File: flow/config.mk
export PLATFORM = sky130hd
export DESIGN_NAME = booth_mul64
export DESIGN_NICKNAME = booth_mul64
export VERILOG_FILES = /design/flow/design.v
export SDC_FILE = /design/flow/constraint.sdc
export NUM_CORES = 4
export LEC_CHECK = 0
export CAP_MARGIN = 20
export CELL_PAD_IN_SITES_DETAIL_PLACEMENT = 0
export CORE_MARGIN = 2
export CORE_UTILIZATION = 72
export CTS_CLUSTER_DIAMETER = 263
export CTS_CLUSTER_SIZE = 42
export HOLD_SLACK_MARGIN = -0.08
export MAX_ROUTING_LAYER = met4
export PLACE_DENSITY = 0.65
export SETUP_SLACK_MARGIN = -0.29
export SLEW_MARGIN = 30
export TNS_END_PERCENT = 65
File: flow/constraint.sdc
create_clock -name core_clock -period 2.9 [get_ports {clk}]
set_input_delay 0.5800 -clock core_clock [delete_from_list [all_inputs] [get_ports {clk}]]
set_output_delay 0.5800 -clock core_clock [all_outputs]
set_load 0.01 [all_outputs]
File: flow/design.v
module Booth4(
    input   wire    [63:0]  A,
    input   wire    [2:0]   B_pp,
    output  reg     [64:0]  PP,
    output  wire    E,
    output  wire    S
);
    assign E = ((B_pp == 3'b000) || (A[63] == B_pp[2])) && (B_pp != 3'b111);
    assign S = B_pp[2];
    always @ (*) begin
        case (B_pp)
            3'b000: PP = 65'b0;
            3'b001: PP = {A[63], A};
            3'b010: PP = {A[63], A};
            3'b011: PP = {A, 1'b0};
            3'b100: PP = ~{A, 1'b0};
            3'b101: PP = ~{A[63], A};
            3'b110: PP = ~{A[63], A};
            3'b111: PP = ~65'b0;
        endcase
    end
endmodule
module booth_mul64(
    input   wire    clk,
    input   wire    nrst,
    input   wire    [63:0]  A,
    input   wire    [63:0]  B,
    output  reg     [127:0] P,
    input   wire    start,
    output  wire    ready
);
    localparam S_IDLE = 2'b00;
    localparam S_LOAD = 2'b01;
    localparam S_BUSY = 2'b10;
    localparam S_FINISH = 2'b11;
    reg [1:0] STATE;
    reg [1:0] next_state;
    reg [5:0] count;
    assign ready = (STATE == S_IDLE);
    reg [63:0] A_buf;
    reg [64:0] B_buf;
    reg [67:0] P_cur;
    reg [63:0] P_sft;
    reg [63:0] Ss;
    wire [64:0] PP;
    wire E, S;
    Booth4 enc(A_buf, B_buf[2:0], PP, E, S);
    always @ (*) begin
        next_state = STATE;
        if (STATE == S_IDLE && start == 1'b1)
            next_state = S_LOAD;
        if (STATE == S_LOAD)
            next_state = S_BUSY;
        if (STATE == S_BUSY && count == 6'd31)
            next_state = S_FINISH;
        if (STATE == S_FINISH)
            next_state = S_IDLE;
    end
    always @ (posedge clk or negedge nrst) begin
        if (~nrst) begin
            STATE <= S_IDLE;
        end
        else begin
            STATE <= next_state;
        end
    end
    always @ (posedge clk or negedge nrst) begin
        if (~nrst) begin
            count <= 6'd0;
        end
        else begin
            if (STATE == S_BUSY)
                count <= count + 1;
            else
                count <= 6'd0;
        end
    end
    always @ (posedge clk or negedge nrst) begin
        if (~nrst) begin
            A_buf <= 64'd0;
            B_buf <= 64'd0;
        end
        else begin
            if (next_state == S_LOAD) begin
                A_buf <= A;
                B_buf <= {B, 1'b0};
            end
            else if (STATE == S_BUSY) begin
                B_buf <= B_buf >> 2;
            end
        end
    end
    always @ (posedge clk or negedge nrst) begin
        if (~nrst) begin
            P_cur <= 68'd0;
            P_sft <= 64'd0;
        end
        else begin
            if (STATE == S_BUSY) begin
                if (count == 6'd0)
                    {P_cur, P_sft} <= {(P_cur + {E, ~E, ~E, PP}), P_sft} >> 2;
                else
                    {P_cur, P_sft} <= {(P_cur + {1'b1, E, PP}), P_sft} >> 2;
            end
            else begin
                P_cur <= 68'd0;
                P_sft <= 64'd0;
            end
        end
    end
    always @ (posedge clk or negedge nrst) begin
        if (~nrst) begin
            Ss <= 64'b0;
        end
        else begin
            if (STATE == S_BUSY) begin
                Ss <= {1'b0, S, Ss[63:2]};
            end
            else begin
                Ss <= 64'd0;
            end
        end
    end
    always @ (posedge clk or negedge nrst) begin
        if (~nrst) begin
            P <= 128'd0;
        end
        else begin
            if (STATE == S_FINISH) begin
                P <= {P_cur[63:0], P_sft} + Ss;
            end
            else if (next_state == S_LOAD) begin
                P <= 128'd0;
            end
        end
    end
endmodule
File: flow/run.sh
#!/bin/bash
# the make line also repeats each setting of config.mk as NAME=value (left out here)
make -C /OpenROAD-flow-scripts/flow DESIGN_CONFIG=/design/flow/config.mk WORK_HOME=/design/flow/orfs CLKGATE_MAP_FILE= finish
==> results of run 1 <==
[metrics by stage]
stage	power, mW	std cells
floorplan	19.7	2898
detailed placement	29.2	3950
global placement	27.6	3949
==> impl_metrics.py, run 1 <==
# Generated from Yosys and OpenROAD reports
metrics = {
    "status": {
        "status": "did not finish",
        "stop_stage": "4_1_cts",
        "stop_error": "[ERROR DPL-0033] detailed placement checks failed during check placement.",
    },
    "die": {
        "die_h_microns": 191,
        "io_pins": 260,
        "dieArea_sq_um": 36300,
        "core_sq_um": 34400,
        "die_w_microns": 191,
        "row_count": 68,
        "fp_util": 0.729,
    },
    "logic_synthesis": {
        "ys_chip_area_sq_um": 25100,
        "ys.flops": 429,
        "ys_warn_count": 2,
        "ff_type": "dfrtp_1",
        "async_flop_share": 1.00,
        "synth_area_leader_cell": "dfrtp_1",
        "ys_top_cells_by_count": "534 x nand2_1, 428 x dfrtp_1, 266 x nor2_1, 229 x o21ai_0, 165 x a21oi_1",
        "synthTopLogicFamily": "simple AND/OR/NAND/NOR gates",
        "synth-edff-count": 0,
        "xor_area_frac": 0.0661,
        "synth.most_common_cell": "nand2_1",
        "netlist_area_sq_um": 25100,
        "area_leaders": "dfrtp_1 43%, nand2_1 8.0%, ha_1 5.1%, o21ai_0 4.6%, nor2_1 4.0%",
        "synthCells": 2898,
        "aoi_share": 0.191,
        "ys_sh_adder": 0.0522,
        "ys_cells": 2898,
        "simple_gate_area_frac": 0.203,
        "ys_seq_frac": 0.429,
        "ys_sh_mux": 0.0268,
        "fp_nets": 3133,
        "ys_types": 74,
        "postSynthAreaPerCell_sq_um": 8.65,
        "yosys.area.top_type_share": 0.427,
    },
    "placement": {
        "placed_cell_area_sq_um": 31800,
        "gp_congestion": 1.09,
        "pre_cts_ws_ps": -1490,
        "hpwl_microns": 65600,
        "portBuffers": 259,
    },
}
==> inputs of run 2 (changes only) <==
Settings changed: CELL_PAD_IN_SITES_DETAIL_PLACEMENT 0 to default, CTS_CLUSTER_DIAMETER 263 to default, CTS_CLUSTER_SIZE 42 to 33, HOLD_SLACK_MARGIN -0.08 to default, MAX_ROUTING_LAYER met4 to default, PLACE_DENSITY 0.65 to 0.8, SETUP_SLACK_MARGIN -0.29 to -0.25, SLEW_MARGIN 30 to 20, TNS_END_PERCENT 65 to 5.
Clock period 2.9 ns to 3.63 ns, I/O delays scaled along.
==> run 2 against run 1 <==
The run fails in 5_1_grt. Die size did not move. Area after synthesis did not move. Synthesized cell count did not move.
==> impl_metrics.py, run 2 <==
# Generated from Yosys and OpenROAD reports
metrics = {
    "logic_synthesis": {
        "ys_cells": 2898,
        "synthTopLogicFamily": "simple AND/OR/NAND/NOR gates",
        "synth_area_leader_cell": "dfrtp_1",
        "aoi_share": 0.191,
        "ys.flops": 429,
        "ys_types": 74,
        "area_leaders": "dfrtp_1 43%, nand2_1 8.0%, ha_1 5.1%, o21ai_0 4.6%, nor2_1 4.0%",
        "ys_seq_frac": 0.429,
        "ff_type": "dfrtp_1",
        "synth.most_common_cell": "nand2_1",
        "ys_sh_adder": 0.0522,
        "xor_area_frac": 0.0661,
        "yosys.area.top_type_share": 0.427,
        "ys_sh_mux": 0.0268,
        "ys_warn_count": 2,
        "fp_nets": 3133,
        "async_flop_share": 1.00,
        "netlist_area_sq_um": 25100,
        "ys_chip_area_sq_um": 25100,
        "synthCells": 2898,
        "synth-edff-count": 0,
        "postSynthAreaPerCell_sq_um": 8.65,
        "ys_top_cells_by_count": "534 x nand2_1, 428 x dfrtp_1, 266 x nor2_1, 229 x o21ai_0, 165 x a21oi_1",
        "simple_gate_area_frac": 0.203,
    },
    "placement": {
        "gp_congestion": 1.02,
        "portBuffers": 259,
        "placed_cell_area_sq_um": 30000,
        "dp_cells": 3730,
        "hpwl_microns": 57200,
    },
    "die": {
        "io_pins": 260,
        "die_h_microns": 191,
        "core_sq_um": 34400,
        "die_w_microns": 191,
        "dieArea_sq_um": 36300,
        "row_count": 68,
        "fp_util": 0.729,
    },
    "clock_network": {
        "htreeDepth": 2,
        "clk_path_buf_depth": 3,
        "root_buffer": "clkbuf_16",
        "hold_buffers": 0,
        "cts_buffers": 45,
        "cts.sinks": 429,
    },
    "status": {
        "status": "did not finish",
        "stop_error": "[ERROR GRT-0232] Routing congestion too high. Check the congestion heatmap in the GUI.",
        "stop_stage": "5_1_grt",
    },
    "global_routing": {
        "track_usage": 0.882,
        "gr-total-overflow": 468,
    },
}
==> run 2: what timing repair did <==
item	4_1_cts
gates resized	62
cloned	1
setup buffers	13
pin swaps	39
setup endpoints to repair	34
==> run 2: layer usage <==
layer,GRT usage,GRT overflow
met3,0.788,25
met2,0.997,240
met5,0.484,5
met4,0.929,189
met1,0.858,9
==> run 2: per-stage QoR <==
step	setup slack (ps)	hold slack, ps	power, mW
after CTS	-486	156	27.7
after detailed placement	-704	469	21.9
after global placement	-573	460	21.2
after floorplan	-252	430	15.5
==> inputs of run 3 (changes only) <==
Settings changed: ABC_AREA from default to 1, CAP_MARGIN 20 to 0, CTS_CLUSTER_DIAMETER from default to 225, CTS_CLUSTER_SIZE 33 to 74, GPL_ROUTABILITY_DRIVEN from default to 0, PLACE_DENSITY 0.8 to default, PLACE_DENSITY_LB_ADDON from default to 0.06, SETUP_SLACK_MARGIN -0.25 to 0.25, SLEW_MARGIN 20 to 5, TNS_END_PERCENT 5 to default.
Clock period 3.63 ns to 3.17 ns, I/O delays scaled along.
==> run 3 against run 2 <==
The run again fails in 5_1_grt. Die size is 23% higher. Area after synthesis rose by 23%. Synthesized cell count rose by 68%.
==> impl_metrics.py, run 3 <==
# Generated from Yosys and OpenROAD reports
metrics = {
    "logic_synthesis": {
        "area_leaders": "dfrtp_1 35%, nand2_1 19%, inv_1 9.3%, nor2_1 6.8%, nand3_1 5.0%",
        "ys_cells": 4868,
        "ys_types": 48,
        "xor_area_frac": 0.00766,
        "ys_seq_frac": 0.348,
        "ys_sh_mux": 0,
        "ys_warn_count": 2,
        "synthCells": 4868,
        "aoi_share": 0.127,
        "ys_top_cells_by_count": "1576 x nand2_1, 761 x inv_1, 559 x nor2_1, 428 x dfrtp_1, 306 x nand3_1",
        "postSynthAreaPerCell_sq_um": 6.34,
        "async_flop_share": 1.00,
        "ys_sh_adder": 0.0424,
        "simple_gate_area_frac": 0.361,
        "synth-edff-count": 0,
        "synthTopLogicFamily": "simple AND/OR/NAND/NOR gates",
        "synth.most_common_cell": "nand2_1",
        "synth_area_leader_cell": "dfrtp_1",
        "ff_type": "dfrtp_1",
        "ys.flops": 429,
        "netlist_area_sq_um": 30900,
        "yosys.area.top_type_share": 0.347,
        "ys_chip_area_sq_um": 30900,
        "fp_nets": 5103,
    },
    "placement": {
        "portBuffers": 259,
        "placed_cell_area_sq_um": 34600,
        "dp_cells": 5644,
        "hpwl_microns": 80700,
    },
    "status": {
        "stop_error": "[ERROR GRT-0232] Routing congestion too high. Check the congestion heatmap in the GUI.",
        "stop_stage": "5_1_grt",
        "status": "did not finish",
    },
    "die": {
        "die_h_microns": 211,
        "core_sq_um": 42100,
        "die_w_microns": 211,
        "fp_util": 0.732,
        "row_count": 75,
        "dieArea_sq_um": 44500,
        "io_pins": 260,
    },
    "global_routing": {
        "gr-total-overflow": 2,
        "track_usage": 0.663,
    },
    "clock_network": {
        "hold_buffers": 0,
        "root_buffer": "clkbuf_16",
        "clk_path_buf_depth": 3,
        "htreeDepth": 1,
        "cts.sinks": 429,
        "cts_buffers": 9,
    },
}
==> run 3: layer usage <==
layer / overflow / global-route usage
met5: 0 / 0.211
met4: 1 / 0.613
met3: 0 / 0.468
met2: 1 / 0.861
met1: 0 / 0.680
==> run 3: per-stage QoR <==
step | util | hold WS, ps | worst slack [ps]
after floorplan | - | 338 | 270
after global placement | 0.820 | 446 | 27.0
after detailed placement | 0.820 | 455 | -86.5
after CTS | 0.851 | 10.7 | 105
==> run 3: what timing repair did <==
action,in CTS
endpoints found under the setup margin,50
buffers inserted,12
cloned,4
gates resized,145
pin swaps,12
==> inputs of run 4 (changes only) <==
Settings changed: ABC_AREA 1 to default, CAP_MARGIN 0 to 20, CELL_PAD_IN_SITES_DETAIL_PLACEMENT from default to 2, CELL_PAD_IN_SITES_GLOBAL_PLACEMENT from default to 3, CORE_MARGIN 2 to 4, CORE_UTILIZATION 72 to 56, CTS_CLUSTER_DIAMETER 225 to 263, CTS_CLUSTER_SIZE 74 to 85, GPL_ROUTABILITY_DRIVEN 0 to default, GPL_TIMING_DRIVEN from default to 0, MAX_ROUTING_LAYER from default to met4, PLACE_DENSITY from default to 0.65, PLACE_DENSITY_LB_ADDON 0.06 to default, SETUP_SLACK_MARGIN 0.25 to 0.32, SLEW_MARGIN 5 to 20, TNS_END_PERCENT from default to 80.
Clock period 3.17 ns to 3.08 ns, I/O delays scaled along.
==> run 4 against run 3 <==
The run fails in 3_1_place_gp_skip_io. Area after synthesis is 19% lower. Die size is 8.2% higher. Synthesized cell count is 40% lower.
==> impl_metrics.py, run 4 <==
# Generated from Yosys and OpenROAD reports
metrics = {
    "logic_synthesis": {
        "simple_gate_area_frac": 0.203,
        "postSynthAreaPerCell_sq_um": 8.65,
        "synth.most_common_cell": "nand2_1",
        "synthCells": 2898,
        "async_flop_share": 1.00,
        "ff_type": "dfrtp_1",
        "xor_area_frac": 0.0661,
        "ys.flops": 429,
        "ys_sh_mux": 0.0268,
        "yosys.area.top_type_share": 0.427,
        "synth-edff-count": 0,
        "area_leaders": "dfrtp_1 43%, nand2_1 8.0%, ha_1 5.1%, o21ai_0 4.6%, nor2_1 4.0%",
        "ys_seq_frac": 0.429,
        "ys_types": 74,
        "synthTopLogicFamily": "simple AND/OR/NAND/NOR gates",
        "ys_top_cells_by_count": "534 x nand2_1, 428 x dfrtp_1, 266 x nor2_1, 229 x o21ai_0, 165 x a21oi_1",
        "fp_nets": 3133,
        "ys_warn_count": 2,
        "ys_cells": 2898,
        "netlist_area_sq_um": 25100,
        "synth_area_leader_cell": "dfrtp_1",
        "aoi_share": 0.191,
        "ys_chip_area_sq_um": 25100,
        "ys_sh_adder": 0.0522,
    },
    "die": {
        "dieArea_sq_um": 48200,
        "die_h_microns": 220,
        "die_w_microns": 220,
        "row_count": 77,
        "fp_util": 0.567,
        "core_sq_um": 44200,
    },
    "status": {
        "stop_error": "[ERROR GPL-0301] Utilization 120.001 % exceeds 100%.",
        "stop_stage": "3_1_place_gp_skip_io",
        "status": "did not finish",
    },
}
==> inputs of run 5 (changes only) <==
Settings changed: ABC_AREA from default to 1, CAP_MARGIN 20 to 15, CELL_PAD_IN_SITES_DETAIL_PLACEMENT 2 to 1, CELL_PAD_IN_SITES_GLOBAL_PLACEMENT 3 to default, CORE_ASPECT_RATIO from default to 1.85, CORE_MARGIN 4 to 2, CORE_UTILIZATION 56 to 35, CTS_CLUSTER_DIAMETER 263 to default, CTS_CLUSTER_SIZE 85 to default, MAX_ROUTING_LAYER met4 to default, MIN_ROUTING_LAYER from default to met2, PLACE_DENSITY 0.65 to default, PLACE_DENSITY_LB_ADDON from default to 0.26, SETUP_SLACK_MARGIN 0.32 to default, SLEW_MARGIN 20 to 25, TNS_END_PERCENT 80 to 20.
Clock period 3.08 ns to 6.81 ns, I/O delays scaled along.
==> run 5 against run 4 <==
The run now finishes clean. Area after synthesis is 23% higher. Die size is 88% higher. Synthesized cell count is 68% higher.
==> impl_metrics.py, run 5 <==
# Synthesis and PnR figures
metrics = {
    "logic_synthesis": {
        "synth.most_common_cell": "nand2_1",
        "ys_top_cells_by_count": "1576 x nand2_1, 761 x inv_1, 559 x nor2_1, 428 x dfrtp_1, 306 x nand3_1",
        "ff_type": "dfrtp_1",
        "ys_sh_adder": 0.0424,
        "netlist_area_sq_um": 30900,
        "synth-edff-count": 0,
        "aoi_share": 0.127,
        "async_flop_share": 1.00,
        "simple_gate_area_frac": 0.361,
        "ys_warn_count": 2,
        "yosys.area.top_type_share": 0.347,
        "postSynthAreaPerCell_sq_um": 6.34,
        "fp_nets": 5103,
        "ys_sh_mux": 0,
        "area_leaders": "dfrtp_1 35%, nand2_1 19%, inv_1 9.3%, nor2_1 6.8%, nand3_1 5.0%",
        "ys_types": 48,
        "synth_area_leader_cell": "dfrtp_1",
        "ys_chip_area_sq_um": 30900,
        "ys_cells": 4868,
        "ys.flops": 429,
        "synthCells": 4868,
        "ys_seq_frac": 0.348,
        "xor_area_frac": 0.00766,
        "synthTopLogicFamily": "simple AND/OR/NAND/NOR gates",
    },
    "sta": {
        "fin_worst_skew_ps": 56.4,
        "fin_crit_ps": 5990,
        "fmax_mhz": 167,
        "rsz0062_at_grt": "false",
        "relSlewSlack": 0.187,
        "drv_slew": 0,
        "hold_viol": 0,
        "whs_ps": 480,
        "setup_ws_ps": 823,
        "min_period_over_period": 0.879,
        "worst_pin_slew_ps": 1220,
        "setup_viol": 0,
    },
    "placement": {
        "portBuffers": 259,
        "pre_cts_ws_ps": 1340,
        "dp_cells": 6257,
        "hpwl_microns": 150000,
        "gp_congestion": 1.11,
    },
    "pwr": {
        "p_sw_mw": 9.79,
        "pg_seq_mw": 4.15,
        "powerComb_mw": 10.3,
        "p_seq_frac": 0.238,
        "p_leak_nw": 18.9,
        "p_int_mw": 7.62,
        "powerDensity_nw_per_um2": 474,
        "power-top-group": "combinational cells",
        "peakVddDrop_v": 0.000323,
        "switching_share": 0.562,
        "combPwrFrac": 0.592,
        "pwr-share-clk": 0.170,
        "clk-power_mw": 2.95,
    },
    "route": {
        "vias": 49097,
        "drt_iter0_drc": 12754,
        "route.detailed.drc": 0,
        "firstDrtPassIters": 13,
        "ant_nets": 0,
        "wl_microns": 183000,
        "wire_per_inst_microns": 28.8,
        "post_drt_via_cell_ratio": 7.73,
    },
    "worst_hold_path": {
        "hold_path_end": "P_sft[54]$_DFF_PN0_",
        "min-delay-start": "P_sft[56]$_DFF_PN0_",
        "holdPathStages": 2,
        "hold_class": "flop to flop",
    },
    "critical_path": {
        "critical_path_class": "flop to flop",
        "crit_family": "buffers and inverters",
        "crit_end": "P_cur[48]$_DFF_PN0_",
        "crit_path_end_kind": "flop",
        "critical_path_depth": 19,
        "cp_max_fo": 10,
        "cp-start-kind": "flop",
        "cpMaxStageDelayCell": "fa_1",
        "critPathLaunch": "B_buf[1]$_DFFE_PN0P_",
        "cpMostUsedCell": "nand2_1",
        "reg2reg_depth": 19,
        "crit_required_ps": 7360,
        "worstPathArrival_ps": 6530,
        "reg2reg_slack_ps": 820,
        "path_buffers": 5,
        "cp_cell_sequence": "buf_2, nand2_1, inv_1, nor2_1, inv_1, clkbuf_1, clkbuf_1, o21ai_1, fa_1, a21oi_1, o21ai_1, nand2_1, nand2_1, nand2_1, nand2_1, a21oi_1, nand2_1, nand2_1, nor2_1",
        "slowest_delay_ps": 780,
        "r2r-end": "P_cur[48]$_DFF_PN0_",
        "reg2reg_from": "B_buf[1]$_DFFE_PN0P_",
    },
    "global_routing": {
        "grt_pass1_wl_microns": 254000,
        "grt_max_degree": 88,
        "use_met2": 0.756,
        "grt.met1_usage": 0,
        "track_usage": 0.593,
        "grt_pass1_vias": 52831,
        "gr-total-overflow": 0,
        "grt_util_met3": 0.515,
        "top_usage_layer": "met2",
        "antenna_found_initial": 1,
    },
    "finish": {
        "fin_cells": 6350,
        "nets": 5415,
        "area_growth_pct": 18.9,
    },
    "clock_network": {
        "clock_latency_ps": 670,
        "htreeDepth": 2,
        "clk_path_buf_depth": 3,
        "clk_pin_slew_worst_paths_ps": 80,
        "cts_buffers": 46,
        "cts_tree": "yes",
        "root_buffer": "clkbuf_16",
        "hold_buffers": 0,
        "cts.sinks": 429,
        "post_cts_buffers": 0,
        "cts_resized": 0,
    },
    "die": {
        "die_w_microns": 222,
        "io_pins": 260,
        "row_count": 148,
        "core_sq_um": 87600,
        "fp_util": 0.352,
        "die_h_microns": 408,
        "dieArea_sq_um": 90700,
    },
    "job": {
        "cap_violations": 0,
        "openroad.warnings": 29,
    },
    "status": {
        "status": "timing/DRC/antenna clean",
    },
}
[run 5: area by class of cell]
type | count | area, sq um
fill | 11491 | 50900
multi-input combinational | 3528 | 16600
sequential | 429 | 10700
inverter | 781 | 2930
timing repair buffer | 264 | 2740
tap | 1125 | 1410
clock buffer | 57 | 1250
buffer | 130 | 599
clock inverter | 29 | 405
antenna | 7 | 17.5
[run 5: per-layer routing]
metal | share of wire | routed length (microns) | up-vias
li1 | - | - | 15844
met1 | 0 | 0 | 16419
met2 | 0.49 | 89200 | 14423
met3 | 0.28 | 50900 | 2405
met4 | 0.23 | 42700 | 6
met5 | 0.00090 | 164 | -
[run 5: stage by stage]
step / area [sq um] / TNS, ps / total power, mW / utilization
3_5_place_dp: 35000 / 0 / 13.7 / 0.400
5_1_grt: 36700 / 0 / 18.1 / 0.419
2_1_floorplan: 30900 / 0 / 9.62 / -
6_report: 36700 / 0 / 17.4 / 0.419
3_3_place_gp: 34900 / -6751670 / 13.4 / 0.398
4_1_cts: 36700 / 0 / 16.7 / 0.419
==> inputs of run 6 (changes only) <==
Settings changed: ABC_AREA 1 to default, CAP_MARGIN 15 to 20, CELL_PAD_IN_SITES_DETAIL_PLACEMENT 1 to default, CORE_ASPECT_RATIO 1.85 to default, CORE_UTILIZATION 35 to 70, CTS_CLUSTER_DIAMETER from default to 30, GPL_TIMING_DRIVEN 0 to default, MIN_ROUTING_LAYER met2 to default, PLACE_DENSITY_LB_ADDON 0.26 to default, SLEW_MARGIN 25 to 20, TNS_END_PERCENT 20 to default.
Clock period 6.81 ns to 3.55 ns, I/O delays scaled along.
==> run 6 against run 5 <==
The run now fails in 5_1_grt. Area after synthesis decreased by 19%. Synthesized cell count decreased by 40%. Die size is 59% lower.
==> impl_metrics.py, run 6 <==
# Generated from Yosys and OpenROAD reports
metrics = {
    "global_routing": {
        "gr-total-overflow": 18,
        "track_usage": 0.769,
    },
    "logic_synthesis": {
        "netlist_area_sq_um": 25100,
        "ys_sh_mux": 0.0268,
        "simple_gate_area_frac": 0.203,
        "ys_sh_adder": 0.0522,
        "ys_chip_area_sq_um": 25100,
        "postSynthAreaPerCell_sq_um": 8.65,
        "synthTopLogicFamily": "simple AND/OR/NAND/NOR gates",
        "yosys.area.top_type_share": 0.427,
        "ys_cells": 2898,
        "synth_area_leader_cell": "dfrtp_1",
        "xor_area_frac": 0.0661,
        "ys_seq_frac": 0.429,
        "area_leaders": "dfrtp_1 43%, nand2_1 8.0%, ha_1 5.1%, o21ai_0 4.6%, nor2_1 4.0%",
        "ys.flops": 429,
        "ys_types": 74,
        "ys_warn_count": 2,
        "async_flop_share": 1.00,
        "synth.most_common_cell": "nand2_1",
        "ff_type": "dfrtp_1",
        "aoi_share": 0.191,
        "ys_top_cells_by_count": "534 x nand2_1, 428 x dfrtp_1, 266 x nor2_1, 229 x o21ai_0, 165 x a21oi_1",
        "synth-edff-count": 0,
        "fp_nets": 3133,
        "synthCells": 2898,
    },
    "die": {
        "fp_util": 0.708,
        "die_w_microns": 193,
        "io_pins": 260,
        "core_sq_um": 35400,
        "die_h_microns": 193,
        "dieArea_sq_um": 37300,
        "row_count": 69,
    },
    "status": {
        "stop_error": "[ERROR GRT-0116] Global routing finished with congestion. Check the congestion regions in the DRC Viewer.",
        "status": "did not finish",
        "stop_stage": "5_1_grt",
    },
    "placement": {
        "placed_cell_area_sq_um": 30100,
        "hpwl_microns": 54900,
        "dp_cells": 3736,
        "pre_cts_ws_ps": -581,
        "gp_congestion": 1.02,
        "portBuffers": 259,
    },
    "clock_network": {
        "cts.sinks": 429,
        "root_buffer": "clkbuf_16",
        "htreeDepth": 3,
        "cts_buffers": 81,
        "clk_path_buf_depth": 3,
    },
}
## run 6: repair_timing
item | in CTS
setup endpoints to repair | 77
cloned | 2
buffers inserted | 19
hold buffers | 0
resized | 112
pin swaps | 28
## run 6: per-layer routing
metal  global-route usage  overflow
met5                0.281         0
met1                0.777         0
met4                0.751         9
met3                0.634         4
met2                0.920         5
==> inputs of run 7 (changes only) <==
Settings changed: CORE_UTILIZATION 70 to 68, CTS_CLUSTER_DIAMETER 30 to default, CTS_CLUSTER_SIZE from default to 25, SETUP_SLACK_MARGIN from default to 0.77.
Clock period 3.55 ns to 4.27 ns, I/O delays scaled along.
==> run 7 against run 6 <==
Now fails the layout checks on capacitance limit, slew limit, setup timing. Die size rose by 2.9%. Area after synthesis did not move. Synthesized cell count did not move.
==> impl_metrics.py, run 7 <==
# Synthesis and PnR figures
metrics = {
    "status": {
        "status": "complete, but fails checks",
        "failed_checks": "capacitance limit, slew limit, setup timing",
    },
    "die": {
        "core_sq_um": 36400,
        "row_count": 70,
        "fp_util": 0.688,
        "dieArea_sq_um": 38400,
        "die_w_microns": 196,
        "die_h_microns": 196,
        "io_pins": 260,
    },
    "finish": {
        "final_util": 0.893,
        "area_growth_pct": 29.9,
        "nets": 3449,
    },
    "worst_hold_path": {
        "hold_class": "primary input to async pin",
    },
    "logic_synthesis": {
        "ys_warn_count": 2,
        "async_flop_share": 1.00,
        "ys_cells": 2898,
        "postSynthAreaPerCell_sq_um": 8.65,
        "xor_area_frac": 0.0661,
        "aoi_share": 0.191,
        "ff_type": "dfrtp_1",
        "netlist_area_sq_um": 25100,
        "synth-edff-count": 0,
        "synth.most_common_cell": "nand2_1",
        "ys_types": 74,
        "synthTopLogicFamily": "simple AND/OR/NAND/NOR gates",
        "ys_chip_area_sq_um": 25100,
        "synth_area_leader_cell": "dfrtp_1",
        "ys_sh_adder": 0.0522,
        "synthCells": 2898,
        "area_leaders": "dfrtp_1 43%, nand2_1 8.0%, ha_1 5.1%, o21ai_0 4.6%, nor2_1 4.0%",
        "ys_seq_frac": 0.429,
        "ys.flops": 429,
        "fp_nets": 3133,
        "ys_top_cells_by_count": "534 x nand2_1, 428 x dfrtp_1, 266 x nor2_1, 229 x o21ai_0, 165 x a21oi_1",
        "simple_gate_area_frac": 0.203,
        "ys_sh_mux": 0.0268,
        "yosys.area.top_type_share": 0.427,
    },
    "pwr": {
        "peakVddDrop_v": 0.000541,
        "combPwrFrac": 0.611,
        "pwr-share-clk": 0.175,
        "p_leak_nw": 14.7,
        "power-top-group": "combinational cells",
        "clk-power_mw": 4.60,
        "powerComb_mw": 16.0,
        "total_power_mw": 26.3,
        "powerDensity_nw_per_um2": 807,
        "p_int_mw": 14.3,
        "p_sw_mw": 12.0,
        "p_seq_frac": 0.214,
        "switching_share": 0.456,
        "pg_seq_mw": 5.62,
    },
    "route": {
        "route.detailed.drc": 0,
        "vias": 27115,
        "wl_microns": 101000,
        "ant_nets": 0,
        "firstDrtPassIters": 23,
        "drt_iter0_drc": 5211,
        "post_drt_via_cell_ratio": 7.28,
        "wire_per_inst_microns": 27.1,
    },
    "sta": {
        "fmax_mhz": 194,
        "worst_pin_slew_ps": 1800,
        "setup_ws_ps": -893,
        "fin_worst_skew_ps": 47.1,
        "relSlewSlack": -0.210,
        "setup_viol": 35,
        "min_period_over_period": 1.21,
        "drv_slew": 4,
        "hold_viol": 0,
        "fin_crit_ps": 5160,
        "fin_tns_setup_ps": -10930,
        "rsz0062_at_grt": "true",
    },
    "critical_path": {
        "crit_required_ps": 4740,
        "slowest_delay_ps": 980,
        "cpMaxStageDelayCell": "xnor2_1",
        "worstPathArrival_ps": 5630,
        "cp_max_fo": 9,
        "path_buffers": 0,
        "critical_path_class": "flop to flop",
        "r2r-end": "P[79]$_DFFE_PN0P_",
        "crit_end": "P[79]$_DFFE_PN0P_",
        "reg2reg_slack_ps": -890,
        "critical_path_depth": 12,
        "crit_family": "simple AND/OR/NAND/NOR gates",
        "reg2reg_depth": 12,
        "critPathLaunch": "P_sft[44]$_DFF_PN0_",
        "crit_path_end_kind": "flop",
        "cp_cell_sequence": "ha_4, nand4_1, nor4_2, nand4b_1, nor3_1, a31o_2, o21bai_2, and2_2, nor3_1, nand3_1, xnor2_1, a22o_1",
        "cp-start-kind": "flop",
        "cpMostUsedCell": "nor3_1",
        "reg2reg_from": "P_sft[44]$_DFF_PN0_",
    },
    "clock_network": {
        "cts_tree": "yes",
        "htreeDepth": 2,
        "cts_buffers": 45,
        "hold_buffers": 0,
        "clk_path_buf_depth": 3,
        "clk_pin_slew_worst_paths_ps": 70,
        "clock_latency_ps": 640,
        "cts.sinks": 429,
        "root_buffer": "clkbuf_16",
    },
    "global_routing": {
        "grt_pass1_wl_microns": 131000,
        "grt_pass1_vias": 24542,
        "grt_max_degree": 156,
        "track_usage": 0.432,
        "gr-total-overflow": 0,
        "antenna_found_initial": 9,
    },
    "placement": {
        "pre_cts_ws_ps": 80.4,
        "portBuffers": 259,
        "hpwl_microns": 51500,
        "gp_congestion": 1.02,
    },
    "job": {
        "openroad.warnings": 40,
        "cap_violations": 1,
    },
}
run 7: routing by layer:
| metal | track usage | part of all wire |
|---|---|---|
| met2 | 0.694 | 0.43 |
| met3 | 0.0803 | 0.14 |
| met5 | 0 | 0.0044 |
| met1 | 0.556 | 0.33 |
| met4 | 0.240 | 0.094 |
run 7: per-stage QoR:
stage               instance area [sq um]  cells  hold slack [ps]
floorplan                           25200   2898              455
finish                              32600   3725              254
detailed placement                  28500   3539              472
CTS                                 31000   3667              331
global placement                    28500   3539              461
global route                        32500   3720              331
run 7: cell type report:
type,count,area [sq um]
Antenna cell,6,15.0
Clock buffer,62,1290
Clock inverter,22,373
Fill cell,1560,3880
Inverter,33,124
Multi-Input combinational cell,2257,14900
Sequential cell,429,10700
Tap cell,468,586
Timing Repair Buffer,448,4520
run 7: repair_timing:
item	CTS	global route
resized	100	193
cloned	4	6
pin swaps	40	64
setup endpoints to repair	89	110
buffers inserted	40	46
==> inputs of run 8 (changes only) <==
Settings changed: ABC_AREA from default to 1, CAP_MARGIN 20 to 15, CELL_PAD_IN_SITES_DETAIL_PLACEMENT from default to 1, CORE_MARGIN 2 to 8, CORE_UTILIZATION 68 to 35, CTS_CLUSTER_SIZE 25 to default, GPL_TIMING_DRIVEN from default to 1, MIN_ROUTING_LAYER from default to met2, PLACE_DENSITY_LB_ADDON from default to 0.26, SETUP_SLACK_MARGIN 0.77 to default, SLEW_MARGIN 20 to 25.
Clock period 4.27 ns to 6.0 ns, I/O delays scaled along.
==> run 8 against run 7 <==
Now clean on timing, DRC and antenna. Sequential power fell by 13%. Power fell by 25%. Global-route usage rose by 4.5 points. Clock skew rose by 7.7 ps. Count of clock-buffer cells in the layout rose by 8. Sequential cell count did not move. Design area rose by 12%. Wire length rose by 61%.
==> impl_metrics.py, run 8 <==
# Synthesis and PnR figures
metrics = {
    "pwr": {
        "p_seq_frac": 0.250,
        "clk-power_mw": 3.70,
        "powerComb_mw": 11.0,
        "p_leak_nw": 18.9,
        "p_int_mw": 8.94,
        "combPwrFrac": 0.560,
        "power-top-group": "combinational cells",
        "peakVddDrop_v": 0.000367,
        "powerDensity_nw_per_um2": 535,
        "pwr-share-clk": 0.189,
        "switching_share": 0.543,
        "p_sw_mw": 10.6,
        "pg_seq_mw": 4.90,
    },
    "critical_path": {
        "crit_end": "P_cur[48]$_DFF_PN0_",
        "slowest_delay_ps": 470,
        "critPathLaunch": "B_buf[1]$_DFFE_PN0P_",
        "reg2reg_slack_ps": 1490,
        "r2r-end": "P_cur[48]$_DFF_PN0_",
        "cpMaxStageDelayCell": "clkinv_2",
        "crit_path_end_kind": "flop",
        "worstPathArrival_ps": 5120,
        "cp_cell_sequence": "nand2_1, inv_1, nor2_1, clkinv_2, buf_4, o31ai_1, inv_1, ha_1, nand2_1, inv_1, nand2_1, nand2_1, a21oi_1, nand2_1, o21bai_1, a21oi_1, nand2_1, nand2_1, nor2_1",
        "critical_path_class": "flop to flop",
        "crit_family": "AND-OR/OR-AND gates",
        "cp-start-kind": "flop",
        "cp_max_fo": 51,
        "path_buffers": 5,
        "crit_required_ps": 6610,
        "reg2reg_from": "B_buf[1]$_DFFE_PN0P_",
        "critical_path_depth": 19,
        "reg2reg_depth": 19,
        "cpMostUsedCell": "nand2_1",
    },
    "placement": {
        "gp_congestion": 1.08,
        "hpwl_microns": 127000,
        "dp_cells": 6194,
        "portBuffers": 259,
        "pre_cts_ws_ps": 1610,
    },
    "logic_synthesis": {
        "ff_type": "dfrtp_1",
        "postSynthAreaPerCell_sq_um": 6.34,
        "synth-edff-count": 0,
        "ys_seq_frac": 0.348,
        "xor_area_frac": 0.00766,
        "ys.flops": 429,
        "ys_cells": 4868,
        "synth_area_leader_cell": "dfrtp_1",
        "ys_warn_count": 2,
        "synthCells": 4868,
        "netlist_area_sq_um": 30900,
        "simple_gate_area_frac": 0.361,
        "ys_types": 48,
        "aoi_share": 0.127,
        "synthTopLogicFamily": "simple AND/OR/NAND/NOR gates",
        "synth.most_common_cell": "nand2_1",
        "ys_sh_adder": 0.0424,
        "area_leaders": "dfrtp_1 35%, nand2_1 19%, inv_1 9.3%, nor2_1 6.8%, nand3_1 5.0%",
        "fp_nets": 5103,
        "ys_sh_mux": 0,
        "ys_chip_area_sq_um": 30900,
        "ys_top_cells_by_count": "1576 x nand2_1, 761 x inv_1, 559 x nor2_1, 428 x dfrtp_1, 306 x nand3_1",
        "yosys.area.top_type_share": 0.347,
        "async_flop_share": 1.00,
    },
    "sta": {
        "min_period_over_period": 0.752,
        "fin_crit_ps": 4510,
        "fin_tns_setup_ps": 0,
        "rsz0062_at_grt": "false",
        "whs_ps": 473,
        "hold_viol": 0,
        "relSlewSlack": 0.363,
        "worst_pin_slew_ps": 956,
        "fin_worst_skew_ps": 54.9,
        "setup_viol": 0,
        "setup_ws_ps": 1490,
        "drv_slew": 0,
        "fmax_mhz": 221,
    },
    "global_routing": {
        "grt_max_degree": 133,
        "track_usage": 0.477,
        "gr-total-overflow": 0,
        "grt_pass1_vias": 52624,
        "antenna_found_initial": 1,
        "grt_pass1_wl_microns": 234000,
    },
    "route": {
        "drt_iter0_drc": 9294,
        "firstDrtPassIters": 10,
        "route.detailed.drc": 0,
        "wire_per_inst_microns": 25.8,
        "vias": 47258,
        "post_drt_via_cell_ratio": 7.50,
        "ant_nets": 0,
        "wl_microns": 162000,
    },
    "die": {
        "die_h_microns": 313,
        "core_sq_um": 87800,
        "fp_util": 0.351,
        "io_pins": 260,
        "row_count": 109,
        "dieArea_sq_um": 97900,
        "die_w_microns": 313,
    },
    "finish": {
        "flop_area_sq_um": 10700,
        "fin_cells": 6299,
        "final_util": 0.416,
        "logic_area_sq_um": 16600,
        "area_growth_pct": 18.5,
        "n_fill_cell": 11425,
        "nets": 5320,
    },
    "worst_hold_path": {
        "holdPathStages": 2,
        "hold_class": "flop to flop",
        "min-delay-start": "Ss[46]$_DFF_PN0_",
        "hold_path_end": "Ss[44]$_DFF_PN0_",
    },
    "clock_network": {
        "hold_buffers": 0,
        "clk_pin_slew_worst_paths_ps": 70,
        "root_buffer": "clkbuf_16",
        "cts_resized": 0,
        "cts_buffers": 54,
        "clock_latency_ps": 710,
        "post_cts_buffers": 0,
        "clk_path_buf_depth": 3,
        "cts_tree": "yes",
        "htreeDepth": 2,
        "cts.sinks": 429,
    },
    "status": {
        "status": "timing/DRC/antenna clean",
    },
    "job": {
        "openroad.warnings": 40,
        "cap_violations": 0,
    },
}
==> run 8: metal layers <==
metal  vias to the layer above  GRT usage  wire (microns)  share of wire
li1                      15658          -               -              -
met1                     16224          -               0              0
met2                     13740      0.587           79700           0.49
met3                      1573      0.600           62800           0.39
met4                        63      0.104           17500           0.11
met5                         -      0.221            2500          0.015
==> run 8: area by class of cell <==
class                   count  share of cell area
multi-input cells        3528               0.454
flip-flops and latches    429               0.294
inverters                 781              0.0803
repair buffers            291              0.0798
well taps                1165              0.0399
clock buffers              70              0.0397
clock inverters            31              0.0122
diodes                      4            0.000274
==> run 8: stage by stage <==
stage	total power, mW	area (sq um)
2_1_floorplan	10.9	30900
3_3_place_gp	14.9	34700
3_5_place_dp	15.1	34700
4_1_cts	18.8	36600
5_1_grt	20.7	36600
6_report	19.6	36600
==> inputs of run 9 (changes only) <==
Settings changed: ABC_AREA 1 to default, CAP_MARGIN 15 to 20, CELL_PAD_IN_SITES_DETAIL_PLACEMENT 1 to default, CORE_MARGIN 8 to 2, CORE_UTILIZATION 35 to 72, GPL_TIMING_DRIVEN 1 to default, MIN_ROUTING_LAYER met2 to default, PLACE_DENSITY from default to 0.66, PLACE_DENSITY_LB_ADDON 0.26 to default, SLEW_MARGIN 25 to 20.
Clock period 6.0 ns to 5.77 ns, I/O delays scaled along.
==> run 9 against run 8 <==
Sequential cell count did not move. Area after synthesis shrank 19%. Wire length shrank 50%. Non-clock buffer count fell by 9. Hold slack better by 16 ps. Combinational power fell by 28%. Via count down 48%. Utilization is 43 points higher. Sequential share of layout area is 7.4 points higher. Design area is 20% lower. Count of clock-buffer cells in the layout down 12. Critical endpoint is now P_cur[60]$_DFF_PN0_. Largest cell class unchanged.
==> impl_metrics.py, run 9 <==
# Synthesis and PnR figures
metrics = {
    "placement": {
        "hpwl_microns": 51700,
        "portBuffers": 259,
        "gp_congestion": 1.02,
        "pre_cts_ws_ps": 1050,
    },
    "critical_path": {
        "crit_required_ps": 6280,
        "critical_path_class": "flop to flop",
        "crit_end": "P_cur[60]$_DFF_PN0_",
        "reg2reg_slack_ps": 850,
        "path_buffers": 0,
        "worstPathArrival_ps": 5430,
        "crit_path_end_kind": "flop",
        "slowest_delay_ps": 580,
        "cp_max_fo": 29,
        "cp-start-kind": "flop",
        "reg2reg_from": "B_buf[0]$_DFFE_PN0P_",
        "critPathLaunch": "B_buf[0]$_DFFE_PN0P_",
        "cpMaxStageDelayCell": "dfrtp_2",
        "reg2reg_depth": 15,
        "critical_path_depth": 15,
        "cp_cell_sequence": "xor2_1, and2_2, a221oi_1, ha_1, nand4_1, nor3_1, nand3b_1, a311oi_1, o31ai_1, a21oi_1, a41o_1, nand2b_1, o2bb2ai_1, a31oi_1, mux2i_1",
        "crit_family": "AND-OR/OR-AND gates",
        "r2r-end": "P_cur[60]$_DFF_PN0_",
    },
    "logic_synthesis": {
        "ys_warn_count": 2,
        "synth-edff-count": 0,
        "xor_area_frac": 0.0661,
        "fp_nets": 3133,
        "area_leaders": "dfrtp_1 43%, nand2_1 8.0%, ha_1 5.1%, o21ai_0 4.6%, nor2_1 4.0%",
        "synth.most_common_cell": "nand2_1",
        "ys_sh_mux": 0.0268,
        "async_flop_share": 1.00,
        "ys_cells": 2898,
        "ys_top_cells_by_count": "534 x nand2_1, 428 x dfrtp_1, 266 x nor2_1, 229 x o21ai_0, 165 x a21oi_1",
        "synthTopLogicFamily": "simple AND/OR/NAND/NOR gates",
        "ys.flops": 429,
        "yosys.area.top_type_share": 0.427,
        "ys_chip_area_sq_um": 25100,
        "synth_area_leader_cell": "dfrtp_1",
        "synthCells": 2898,
        "ff_type": "dfrtp_1",
        "ys_types": 74,
        "simple_gate_area_frac": 0.203,
        "netlist_area_sq_um": 25100,
        "aoi_share": 0.191,
        "ys_sh_adder": 0.0522,
        "ys_seq_frac": 0.429,
        "postSynthAreaPerCell_sq_um": 8.65,
    },
    "sta": {
        "hold_viol": 0,
        "drv_slew": 0,
        "setup_viol": 0,
        "fin_worst_skew_ps": 30.9,
        "relSlewSlack": 0.247,
        "min_period_over_period": 0.853,
        "fin_crit_ps": 4920,
        "fmax_mhz": 203,
        "setup_ws_ps": 848,
        "worst_pin_slew_ps": 1130,
        "fin_tns_setup_ps": 0,
        "rsz0062_at_grt": "false",
    },
    "worst_hold_path": {
        "min-delay-start": "P_sft[12]$_DFF_PN0_",
        "holdPathStages": 1,
        "hold_class": "flop to flop",
        "hold_path_end": "P_sft[10]$_DFF_PN0_",
    },
    "pwr": {
        "pwr-share-clk": 0.194,
        "p_seq_frac": 0.274,
        "clk-power_mw": 2.91,
        "peakVddDrop_v": 0.000453,
        "p_leak_nw": 13.4,
        "powerComb_mw": 7.97,
        "p_sw_mw": 6.82,
        "power-top-group": "combinational cells",
        "pg_seq_mw": 4.10,
        "combPwrFrac": 0.532,
        "p_int_mw": 8.16,
        "switching_share": 0.455,
        "powerDensity_nw_per_um2": 512,
    },
    "finish": {
        "nets": 3282,
        "n_fill_cell": 1814,
        "flop_area_sq_um": 10700,
        "logic_area_sq_um": 13500,
        "area_growth_pct": 16.7,
    },
    "global_routing": {
        "grt_pass1_wl_microns": 128000,
        "grt_pass1_vias": 23898,
        "grt_max_degree": 132,
        "grt_util_met3": 0.106,
        "use_met2": 0.706,
        "antenna_found_initial": 4,
        "top_usage_layer": "met2",
        "track_usage": 0.450,
        "grt.met1_usage": 0.571,
        "gr-total-overflow": 0,
    },
    "clock_network": {
        "post_cts_buffers": 0,
        "hold_buffers": 0,
        "cts_resized": 0,
        "clock_latency_ps": 610,
        "root_buffer": "clkbuf_16",
        "clk_pin_slew_worst_paths_ps": 70,
        "cts_tree": "yes",
        "htreeDepth": 2,
        "cts_buffers": 44,
        "clk_path_buf_depth": 3,
        "cts.sinks": 429,
    },
    "route": {
        "post_drt_via_cell_ratio": 6.92,
        "firstDrtPassIters": 9,
        "wl_microns": 81800,
        "ant_nets": 0,
        "wire_per_inst_microns": 23.1,
        "route.detailed.drc": 0,
        "vias": 24498,
        "drt_iter0_drc": 3123,
    },
    "job": {
        "cap_violations": 0,
        "openroad.warnings": 40,
    },
    "die": {
        "io_pins": 260,
        "row_count": 68,
        "core_sq_um": 34400,
        "die_h_microns": 191,
        "die_w_microns": 191,
        "fp_util": 0.729,
        "dieArea_sq_um": 36300,
    },
    "status": {
        "status": "timing/DRC/antenna clean",
    },
}
==> run 9: metrics by stage <==
step	total power, mW	util	hold WS, ps	area [sq um]	std cells
finish	15.0	0.850	488	29200	3540
global route	15.8	0.850	501	29200	3539
CTS	14.7	0.850	484	29200	3537
detailed placement	11.7	0.808	471	27800	3455
global placement	11.5	0.808	461	27800	3455
floorplan	9.69	-	455	25100	2898
==> run 9: routing by layer <==
layer,vias to the layer above,wire [microns]
li1,10463,-
met1,11559,29900
met2,1972,37200
met3,500,9130
met4,4,5550
met5,-,22
==> run 9: final cells by class <==
| cell class | instances | share of cell area |
|---|---|---|
| multi-input cells | 2257 | 0.463 |
| repair buffers | 282 | 0.0960 |
| inverters | 33 | 0.00424 |
| diodes | 2 | 0.000171 |
| well taps | 455 | 0.0195 |
| flip-flops and latches | 429 | 0.368 |
| clock buffers | 58 | 0.0408 |
| clock inverters | 24 | 0.00813 |
==> inputs of run 10 (changes only) <==
Settings changed: CTS_CLUSTER_SIZE from default to 33, PLACE_DENSITY 0.66 to 0.8, SETUP_SLACK_MARGIN from default to -0.37.
Clock period 5.77 ns to 3.61 ns, I/O delays scaled along.
==> run 10 against run 9 <==
The flow now stops in 5_1_grt. Die size is the same. Synthesized cell count did not move. Area after synthesis did not move.
==> impl_metrics.py, run 10 <==
# Generated from Yosys and OpenROAD reports
metrics = {
    "logic_synthesis": {
        "synthTopLogicFamily": "simple AND/OR/NAND/NOR gates",
        "ys_chip_area_sq_um": 25100,
        "simple_gate_area_frac": 0.203,
        "synth-edff-count": 0,
        "netlist_area_sq_um": 25100,
        "aoi_share": 0.191,
        "ys_sh_adder": 0.0522,
        "ys_cells": 2898,
        "area_leaders": "dfrtp_1 43%, nand2_1 8.0%, ha_1 5.1%, o21ai_0 4.6%, nor2_1 4.0%",
        "synthCells": 2898,
        "ys.flops": 429,
        "ys_top_cells_by_count": "534 x nand2_1, 428 x dfrtp_1, 266 x nor2_1, 229 x o21ai_0, 165 x a21oi_1",
        "yosys.area.top_type_share": 0.427,
        "ys_sh_mux": 0.0268,
        "ys_seq_frac": 0.429,
        "synth.most_common_cell": "nand2_1",
        "postSynthAreaPerCell_sq_um": 8.65,
        "ys_types": 74,
        "fp_nets": 3133,
        "ys_warn_count": 2,
        "ff_type": "dfrtp_1",
        "synth_area_leader_cell": "dfrtp_1",
        "xor_area_frac": 0.0661,
        "async_flop_share": 1.00,
    },
    "placement": {
        "dp_cells": 3721,
        "hpwl_microns": 55400,
        "pre_cts_ws_ps": -608,
        "gp_congestion": 1.04,
        "portBuffers": 259,
        "placed_cell_area_sq_um": 29900,
    },
    "clock_network": {
        "clk_path_buf_depth": 3,
        "cts_buffers": 45,
        "hold_buffers": 0,
        "root_buffer": "clkbuf_16",
        "htreeDepth": 2,
        "cts.sinks": 429,
    },
    "status": {
        "stop_error": "[ERROR GRT-0232] Routing congestion too high. Check the congestion heatmap in the GUI.",
        "stop_stage": "5_1_grt",
        "status": "did not finish",
    },
    "die": {
        "row_count": 68,
        "die_h_microns": 191,
        "core_sq_um": 34400,
        "io_pins": 260,
        "die_w_microns": 191,
        "fp_util": 0.729,
        "dieArea_sq_um": 36300,
    },
    "global_routing": {
        "gr-total-overflow": 271,
        "track_usage": 0.810,
    },
}
## run 10: timing repair
| item | 4_1_cts |
|---|---|
| pin swaps | 20 |
| setup buffers | 7 |
| setup endpoints to repair | 28 |
| resized | 45 |
## run 10: routing by layer
| layer | global-route usage | overflow |
|---|---|---|
| met1 | 0.800 | 5 |
| met5 | 0.282 | 2 |
| met3 | 0.674 | 6 |
| met4 | 0.821 | 90 |
| met2 | 0.975 | 168 |
==> inputs of run 11 (changes only) <==
Settings changed: ABC_AREA from default to 0, CORE_UTILIZATION 72 to 70, CTS_CLUSTER_DIAMETER from default to 231, CTS_CLUSTER_SIZE 33 to 45, PLACE_DENSITY 0.8 to default, SETUP_SLACK_MARGIN -0.37 to 0.83.
Clock period 3.61 ns to 2.85 ns, I/O delays scaled along.
==> run 11 against run 10 <==
The run fails in 4_1_cts. Area after synthesis is the same. Synthesized cell count did not move. Die size grew 2.8%.
==> impl_metrics.py, run 11 <==
# Generated from Yosys and OpenROAD reports
metrics = {
    "logic_synthesis": {
        "fp_nets": 3133,
        "async_flop_share": 1.00,
        "ys_types": 74,
        "ys.flops": 429,
        "synth-edff-count": 0,
        "ys_cells": 2898,
        "ff_type": "dfrtp_1",
        "synthTopLogicFamily": "simple AND/OR/NAND/NOR gates",
        "area_leaders": "dfrtp_1 43%, nand2_1 8.0%, ha_1 5.1%, o21ai_0 4.6%, nor2_1 4.0%",
        "simple_gate_area_frac": 0.203,
        "netlist_area_sq_um": 25100,
        "xor_area_frac": 0.0661,
        "ys_chip_area_sq_um": 25100,
        "ys_warn_count": 2,
        "synthCells": 2898,
        "ys_sh_mux": 0.0268,
        "yosys.area.top_type_share": 0.427,
        "postSynthAreaPerCell_sq_um": 8.65,
        "ys_top_cells_by_count": "534 x nand2_1, 428 x dfrtp_1, 266 x nor2_1, 229 x o21ai_0, 165 x a21oi_1",
        "synth_area_leader_cell": "dfrtp_1",
        "ys_seq_frac": 0.429,
        "synth.most_common_cell": "nand2_1",
        "aoi_share": 0.191,
        "ys_sh_adder": 0.0522,
    },
    "die": {
        "row_count": 69,
        "dieArea_sq_um": 37300,
        "die_w_microns": 193,
        "io_pins": 260,
        "fp_util": 0.708,
        "core_sq_um": 35400,
        "die_h_microns": 193,
    },
    "placement": {
        "dp_cells": 3930,
        "hpwl_microns": 62800,
        "portBuffers": 259,
        "gp_congestion": 1.05,
    },
    "status": {
        "status": "did not finish",
        "stop_error": "[ERROR DPL-0033] detailed placement checks failed during check placement.",
        "stop_stage": "4_1_cts",
    },
}
## run 11: through the flow
stage | setup slack, ps | power [mW] | hold slack (ps) | instance area [sq um]
after floorplan | -953 | 20.1 | 274 | 25800
after global placement | -1200 | 28.1 | 462 | 32100
after detailed placement | -1430 | 29.6 | 475 | 32100
==> inputs of run 12 (changes only) <==
Settings changed: ABC_AREA 0 to default, CTS_CLUSTER_DIAMETER 231 to 27, CTS_CLUSTER_SIZE 45 to 37, SETUP_SLACK_MARGIN 0.83 to 1.25.
Clock period 2.85 ns to 4.6 ns, I/O delays scaled along.
==> run 12 against run 11 <==
The flow stops in 5_1_grt. Area after synthesis stayed put. Synthesized cell count stayed put. Die size stayed put.
==> impl_metrics.py, run 12 <==
# Generated from Yosys and OpenROAD reports
metrics = {
    "logic_synthesis": {
        "aoi_share": 0.191,
        "ys.flops": 429,
        "fp_nets": 3133,
        "synthTopLogicFamily": "simple AND/OR/NAND/NOR gates",
        "postSynthAreaPerCell_sq_um": 8.65,
        "area_leaders": "dfrtp_1 43%, nand2_1 8.0%, ha_1 5.1%, o21ai_0 4.6%, nor2_1 4.0%",
        "ys_seq_frac": 0.429,
        "simple_gate_area_frac": 0.203,
        "ys_top_cells_by_count": "534 x nand2_1, 428 x dfrtp_1, 266 x nor2_1, 229 x o21ai_0, 165 x a21oi_1",
        "ys_chip_area_sq_um": 25100,
        "xor_area_frac": 0.0661,
        "ys_sh_mux": 0.0268,
        "yosys.area.top_type_share": 0.427,
        "netlist_area_sq_um": 25100,
        "async_flop_share": 1.00,
        "ys_sh_adder": 0.0522,
        "synth-edff-count": 0,
        "synth_area_leader_cell": "dfrtp_1",
        "ys_cells": 2898,
        "ys_types": 74,
        "synth.most_common_cell": "nand2_1",
        "ys_warn_count": 2,
        "synthCells": 2898,
        "ff_type": "dfrtp_1",
    },
    "clock_network": {
        "clk_path_buf_depth": 3,
        "root_buffer": "clkbuf_16",
        "cts.sinks": 429,
        "htreeDepth": 3,
        "cts_buffers": 98,
    },
    "global_routing": {
        "track_usage": 0.998,
        "gr-total-overflow": 2277,
    },
    "die": {
        "row_count": 69,
        "fp_util": 0.708,
        "die_h_microns": 193,
        "dieArea_sq_um": 37300,
        "core_sq_um": 35400,
        "io_pins": 260,
        "die_w_microns": 193,
    },
    "status": {
        "stop_stage": "5_1_grt",
        "status": "did not finish",
        "stop_error": "[ERROR GRT-0232] Routing congestion too high. Check the congestion heatmap in the GUI.",
    },
    "placement": {
        "gp_congestion": 1.03,
        "dp_cells": 3491,
        "placed_cell_area_sq_um": 28200,
        "portBuffers": 259,
        "hpwl_microns": 51100,
    },
}
[run 12: what timing repair did]
item	CTS
hold buffers	0
endpoints found under the hold margin	0
buffers inserted	62
pin swaps	68
setup endpoints to repair	133
gates resized	150
cloned	4
[run 12: per-layer routing]
layer  overflow  GRT usage
met1         51      0.912
met2       1469       1.19
met3         47      0.827
met4        697       1.17
met5         13      0.570
[run 12: per-stage QoR]
step / setup slack, ps / hold WS [ps] / power (mW)
floorplan: 796 / 455 / 12.4
global placement: 358 / 462 / 14.8
detailed placement: 240 / 470 / 15.0
CTS: 393 / 323 / 24.3
==> inputs of run 13 (changes only) <==
Settings changed: CORE_UTILIZATION 70 to 40, CTS_CLUSTER_DIAMETER 27 to default, CTS_CLUSTER_SIZE 37 to default, SETUP_SLACK_MARGIN 1.25 to 1.51.
Clock period 4.6 ns to 5.13 ns, I/O delays scaled along.
==> run 13 against run 12 <==
Now clean on timing, DRC and antenna. Area after synthesis stayed put. Die size grew 73%. Synthesized cell count stayed put.
==> impl_metrics.py, run 13 <==
# Synthesis and PnR figures
metrics = {
    "logic_synthesis": {
        "ys_cells": 2898,
        "ys_seq_frac": 0.429,
        "ys_sh_mux": 0.0268,
        "area_leaders": "dfrtp_1 43%, nand2_1 8.0%, ha_1 5.1%, o21ai_0 4.6%, nor2_1 4.0%",
        "aoi_share": 0.191,
        "ys_sh_adder": 0.0522,
        "synth.most_common_cell": "nand2_1",
        "synth-edff-count": 0,
        "fp_nets": 3133,
        "ys_warn_count": 2,
        "ys_chip_area_sq_um": 25100,
        "ys_types": 74,
        "postSynthAreaPerCell_sq_um": 8.65,
        "yosys.area.top_type_share": 0.427,
        "simple_gate_area_frac": 0.203,
        "ys_top_cells_by_count": "534 x nand2_1, 428 x dfrtp_1, 266 x nor2_1, 229 x o21ai_0, 165 x a21oi_1",
        "netlist_area_sq_um": 25100,
        "synthTopLogicFamily": "simple AND/OR/NAND/NOR gates",
        "xor_area_frac": 0.0661,
        "ff_type": "dfrtp_1",
        "ys.flops": 429,
        "synthCells": 2898,
        "async_flop_share": 1.00,
        "synth_area_leader_cell": "dfrtp_1",
    },
    "clock_network": {
        "root_buffer": "clkbuf_16",
        "clock_latency_ps": 620,
        "htreeDepth": 2,
        "cts.sinks": 429,
        "cts_tree": "yes",
        "hold_buffers": 0,
        "cts_buffers": 50,
        "clk_pin_slew_worst_paths_ps": 70,
        "clk_path_buf_depth": 3,
    },
    "placement": {
        "gp_congestion": 0.977,
        "portBuffers": 259,
        "hpwl_microns": 55100,
        "placed_cell_area_sq_um": 28500,
    },
    "critical_path": {
        "worstPathArrival_ps": 4740,
        "critical_path_class": "flop to flop",
        "reg2reg_slack_ps": 880,
        "critical_path_depth": 17,
        "critPathLaunch": "B_buf[1]$_DFFE_PN0P_",
        "cpMaxStageDelayCell": "dfrtp_4",
        "cp-start-kind": "flop",
        "r2r-end": "P_cur[63]$_DFF_PN0_",
        "slowest_delay_ps": 530,
        "path_buffers": 2,
        "crit_path_end_kind": "flop",
        "cp_max_fo": 7,
        "crit_family": "AND-OR/OR-AND gates",
        "reg2reg_depth": 17,
        "crit_required_ps": 5620,
        "reg2reg_from": "B_buf[1]$_DFFE_PN0P_",
        "cp_cell_sequence": "buf_6, xor2_4, and2_4, a221oi_2, ha_1, buf_6, a21oi_4, a2111oi_4, o21ai_2, o21ai_2, a21oi_2, o41a_1, o21a_4, o211ai_4, a31oi_4, o221ai_2, mux2_1",
        "crit_end": "P_cur[63]$_DFF_PN0_",
    },
    "finish": {
        "area_growth_pct": 31.8,
        "final_area_sq_um": 33000,
        "nets": 3443,
    },
    "worst_hold_path": {
        "holdPathStages": 1,
        "hold_class": "flop to flop",
        "min-delay-start": "Ss[8]$_DFF_PN0_",
        "hold_path_end": "Ss[6]$_DFF_PN0_",
    },
    "sta": {
        "fmax_mhz": 235,
        "min_period_over_period": 0.828,
        "drv_slew": 0,
        "fin_worst_skew_ps": 29.2,
        "setup_viol": 0,
        "worst_pin_slew_ps": 1000,
        "rsz0062_at_grt": "true",
        "hold_viol": 0,
        "relSlewSlack": 0.330,
        "fin_crit_ps": 4250,
        "fin_tns_setup_ps": 0,
    },
    "pwr": {
        "switching_share": 0.435,
        "pwr-share-clk": 0.180,
        "combPwrFrac": 0.601,
        "power-top-group": "combinational cells",
        "p_int_mw": 11.8,
        "peakVddDrop_v": 0.000335,
        "powerDensity_nw_per_um2": 635,
        "p_seq_frac": 0.219,
        "clk-power_mw": 3.78,
        "pg_seq_mw": 4.59,
        "total_power_mw": 21.0,
        "p_leak_nw": 14.8,
        "powerComb_mw": 12.6,
        "p_sw_mw": 9.13,
    },
    "route": {
        "drt_iter0_drc": 1749,
        "vias": 22735,
        "firstDrtPassIters": 6,
        "antenna_cells": 0,
        "ant_nets": 0,
        "wl_microns": 80800,
        "wire_per_inst_microns": 19.8,
        "route.detailed.drc": 0,
        "post_drt_via_cell_ratio": 5.57,
    },
    "global_routing": {
        "grt_max_degree": 197,
        "track_usage": 0.247,
        "grt_pass1_vias": 22332,
        "antenna_found_initial": 2,
        "gr-total-overflow": 0,
        "grt_pass1_wl_microns": 126000,
    },
    "die": {
        "row_count": 91,
        "core_sq_um": 61800,
        "dieArea_sq_um": 64700,
        "io_pins": 260,
        "die_w_microns": 254,
        "die_h_microns": 254,
        "fp_util": 0.405,
    },
    "job": {
        "cap_violations": 0,
        "openroad.warnings": 36,
    },
    "status": {
        "status": "timing/DRC/antenna clean",
    },
}
run 13: stage by stage:
step	hold WS, ps	util	std cells	setup slack, ps
6_report	468	0.534	4085	882
3_3_place_gp	462	0.461	3851	400
3_5_place_dp	469	0.461	3851	340
4_1_cts	473	0.521	4041	947
2_1_floorplan	455	-	2898	1330
5_1_grt	498	0.534	4085	678
run 13: what timing repair did:
action | CTS | global route
setup endpoints to repair | 95 | 98
buffers inserted | 87 | 41
cloned | 11 | 3
resized | 218 | 83
pin swaps | 70 | 68
run 13: routing by layer:
metal  routed length (microns)  part of all wire  GRT usage
met2                     36300              0.45      0.386
met4                      2620             0.032     0.0815
met3                      4450             0.055     0.0324
met1                     37400              0.46      0.353
met5                         0                 0          0
run 13: final cells by class:
| cell class | instances | area (sq um) |
|---|---|---|
| Sequential cell | 429 | 10800 |
| Tap cell | 837 | 1050 |
| Clock buffer | 64 | 1410 |
| Fill cell | 5665 | 28800 |
| Clock inverter | 28 | 349 |
| Timing Repair Buffer | 431 | 4370 |
| Multi-Input combinational cell | 2263 | 15000 |
| Inverter | 33 | 124 |
==> inputs of run 14 (changes only) <==
Settings changed: ABC_AREA from default to 0, CAP_MARGIN 20 to 25, CELL_PAD_IN_SITES_DETAIL_PLACEMENT from default to 1, CORE_ASPECT_RATIO from default to 0.77, CORE_UTILIZATION 40 to 43, CTS_CLUSTER_DIAMETER from default to 335, GPL_TIMING_DRIVEN from default to 0, MIN_ROUTING_LAYER from default to met1, SETUP_SLACK_MARGIN 1.51 to default, SLEW_MARGIN 20 to 35.
Clock period 5.13 ns to 6.0 ns, I/O delays scaled along.
==> run 14 against run 13 <==
Still clean. Critical path depth grew 2. Wire length grew 9.1%. Synthesized cell count is the same. Register-to-register slack lost 560 ps. Hold slack lost 23 ps. Area after synthesis is the same. Via count grew 1.7%. Clock power shrank 16%. Clock skew shrank 2.9 ps. Largest cell class unchanged. Largest power group unchanged.
==> impl_metrics.py, run 14 <==
# Synthesis and PnR figures
metrics = {
    "global_routing": {
        "grt_pass1_wl_microns": 139000,
        "grt_max_degree": 82,
        "gr-total-overflow": 0,
        "grt_pass1_vias": 24109,
        "antenna_found_initial": 3,
        "track_usage": 0.294,
    },
    "sta": {
        "setup_ws_ps": 319,
        "drv_slew": 0,
        "fin_crit_ps": 5680,
        "setup_viol": 0,
        "min_period_over_period": 0.947,
        "hold_viol": 0,
        "relSlewSlack": 0.391,
        "fmax_mhz": 176,
        "worst_pin_slew_ps": 906,
        "rsz0062_at_grt": "false",
        "fin_tns_setup_ps": 0,
        "fin_worst_skew_ps": 26.3,
    },
    "die": {
        "io_pins": 260,
        "fp_util": 0.436,
        "core_sq_um": 57500,
        "row_count": 77,
        "die_h_microns": 216,
        "dieArea_sq_um": 60200,
        "die_w_microns": 279,
    },
    "critical_path": {
        "critPathLaunch": "B_buf[1]$_DFFE_PN0P_",
        "crit_path_end_kind": "flop",
        "cpMaxStageDelayCell": "o31ai_2",
        "crit_required_ps": 6500,
        "cp_max_fo": 10,
        "cp_cell_sequence": "nand2_1, clkbuf_2, clkbuf_1, o22ai_1, nor2_1, nor2_1, a221oi_1, ha_1, a21oi_1, nand3b_1, a221oi_1, nor4_1, o31ai_2, a21oi_1, a41o_1, nand2b_1, a31oi_1, and3_1, nor3_1",
        "cp-start-kind": "flop",
        "r2r-end": "P_cur[64]$_DFF_PN0_",
        "reg2reg_slack_ps": 320,
        "reg2reg_depth": 19,
        "reg2reg_from": "B_buf[1]$_DFFE_PN0P_",
        "critical_path_depth": 19,
        "worstPathArrival_ps": 6180,
        "crit_family": "AND-OR/OR-AND gates",
        "crit_end": "P_cur[64]$_DFF_PN0_",
        "slowest_delay_ps": 590,
        "critical_path_class": "flop to flop",
        "path_buffers": 2,
    },
    "logic_synthesis": {
        "yosys.area.top_type_share": 0.427,
        "synth_area_leader_cell": "dfrtp_1",
        "ys_top_cells_by_count": "534 x nand2_1, 428 x dfrtp_1, 266 x nor2_1, 229 x o21ai_0, 165 x a21oi_1",
        "simple_gate_area_frac": 0.203,
        "ys.flops": 429,
        "netlist_area_sq_um": 25100,
        "ys_seq_frac": 0.429,
        "fp_nets": 3133,
        "ys_sh_mux": 0.0268,
        "area_leaders": "dfrtp_1 43%, nand2_1 8.0%, ha_1 5.1%, o21ai_0 4.6%, nor2_1 4.0%",
        "synth-edff-count": 0,
        "ys_chip_area_sq_um": 25100,
        "ys_warn_count": 2,
        "synth.most_common_cell": "nand2_1",
        "aoi_share": 0.191,
        "synthTopLogicFamily": "simple AND/OR/NAND/NOR gates",
        "ys_types": 74,
        "postSynthAreaPerCell_sq_um": 8.65,
        "ys_cells": 2898,
        "synthCells": 2898,
        "ys_sh_adder": 0.0522,
        "async_flop_share": 1.00,
        "ff_type": "dfrtp_1",
        "xor_area_frac": 0.0661,
    },
    "job": {
        "openroad.warnings": 29,
        "cap_violations": 0,
    },
    "pwr": {
        "pg_seq_mw": 3.87,
        "p_int_mw": 8.22,
        "combPwrFrac": 0.532,
        "powerDensity_nw_per_um2": 494,
        "clk-power_mw": 3.17,
        "peakVddDrop_v": 0.000213,
        "p_leak_nw": 13.7,
        "switching_share": 0.453,
        "p_sw_mw": 6.81,
        "pwr-share-clk": 0.211,
        "powerComb_mw": 8.00,
        "power-top-group": "combinational cells",
        "p_seq_frac": 0.257,
    },
    "status": {
        "status": "timing/DRC/antenna clean",
    },
    "route": {
        "vias": 23129,
        "drt_iter0_drc": 1951,
        "route.detailed.drc": 0,
        "post_drt_via_cell_ratio": 5.79,
        "firstDrtPassIters": 6,
        "wl_microns": 88200,
        "ant_nets": 0,
        "wire_per_inst_microns": 22.1,
    },
    "clock_network": {
        "hold_buffers": 0,
        "clk_path_buf_depth": 3,
        "clk_pin_slew_worst_paths_ps": 60,
        "clock_latency_ps": 600,
        "root_buffer": "clkbuf_16",
        "cts_tree": "yes",
        "htreeDepth": 2,
        "post_cts_buffers": 0,
        "cts.sinks": 429,
        "cts_buffers": 47,
    },
    "placement": {
        "dp_cells": 3913,
        "gp_congestion": 0.923,
        "portBuffers": 259,
        "pre_cts_ws_ps": -332,
        "hpwl_microns": 67900,
    },
    "finish": {
        "area_growth_pct": 21.6,
        "nets": 3445,
        "fin_cells": 3995,
    },
    "worst_hold_path": {
        "hold_class": "primary input to async pin",
    },
}
run 14: cell type report:
| class | instances | area [sq um] |
|---|---|---|
| Sequential cell | 429 | 10700 |
| Inverter | 33 | 124 |
| Buffer | 177 | 687 |
| Timing Repair Buffer | 265 | 2760 |
| Fill cell | 6729 | 27100 |
| Clock buffer | 60 | 1310 |
| Clock inverter | 23 | 343 |
| Tap cell | 750 | 938 |
| Multi-Input combinational cell | 2257 | 13600 |
| Antenna cell | 1 | 2.50 |
run 14: per-layer routing:
layer  global-route usage  wire length, microns
met1                0.434                 43000
met2                0.448                 38500
met3               0.0389                  4230
met4               0.0875                  2510
met5                    0                     0
run 14: repair_timing:
action / 4_1_cts / 5_1_grt
setup endpoints to repair: 9 / 10
resized: 3 / 6
endpoints found under the hold margin: 0 / 0
run 14: stage by stage:
| step | hold WS (ps) | total power, mW | area, sq um | util |
|---|---|---|---|---|
| after floorplan | 455 | 9.32 | 25100 | - |
| after global placement | 464 | 11.4 | 28600 | 0.497 |
| after detailed placement | 473 | 11.7 | 28800 | 0.500 |
| after CTS | 418 | 15.0 | 30400 | 0.529 |
| after global routing | 436 | 16.1 | 30500 | 0.529 |
| final | 445 | 15.0 | 30500 | 0.529 |
No activity file was given, so power comes from the tool's default toggle rates.
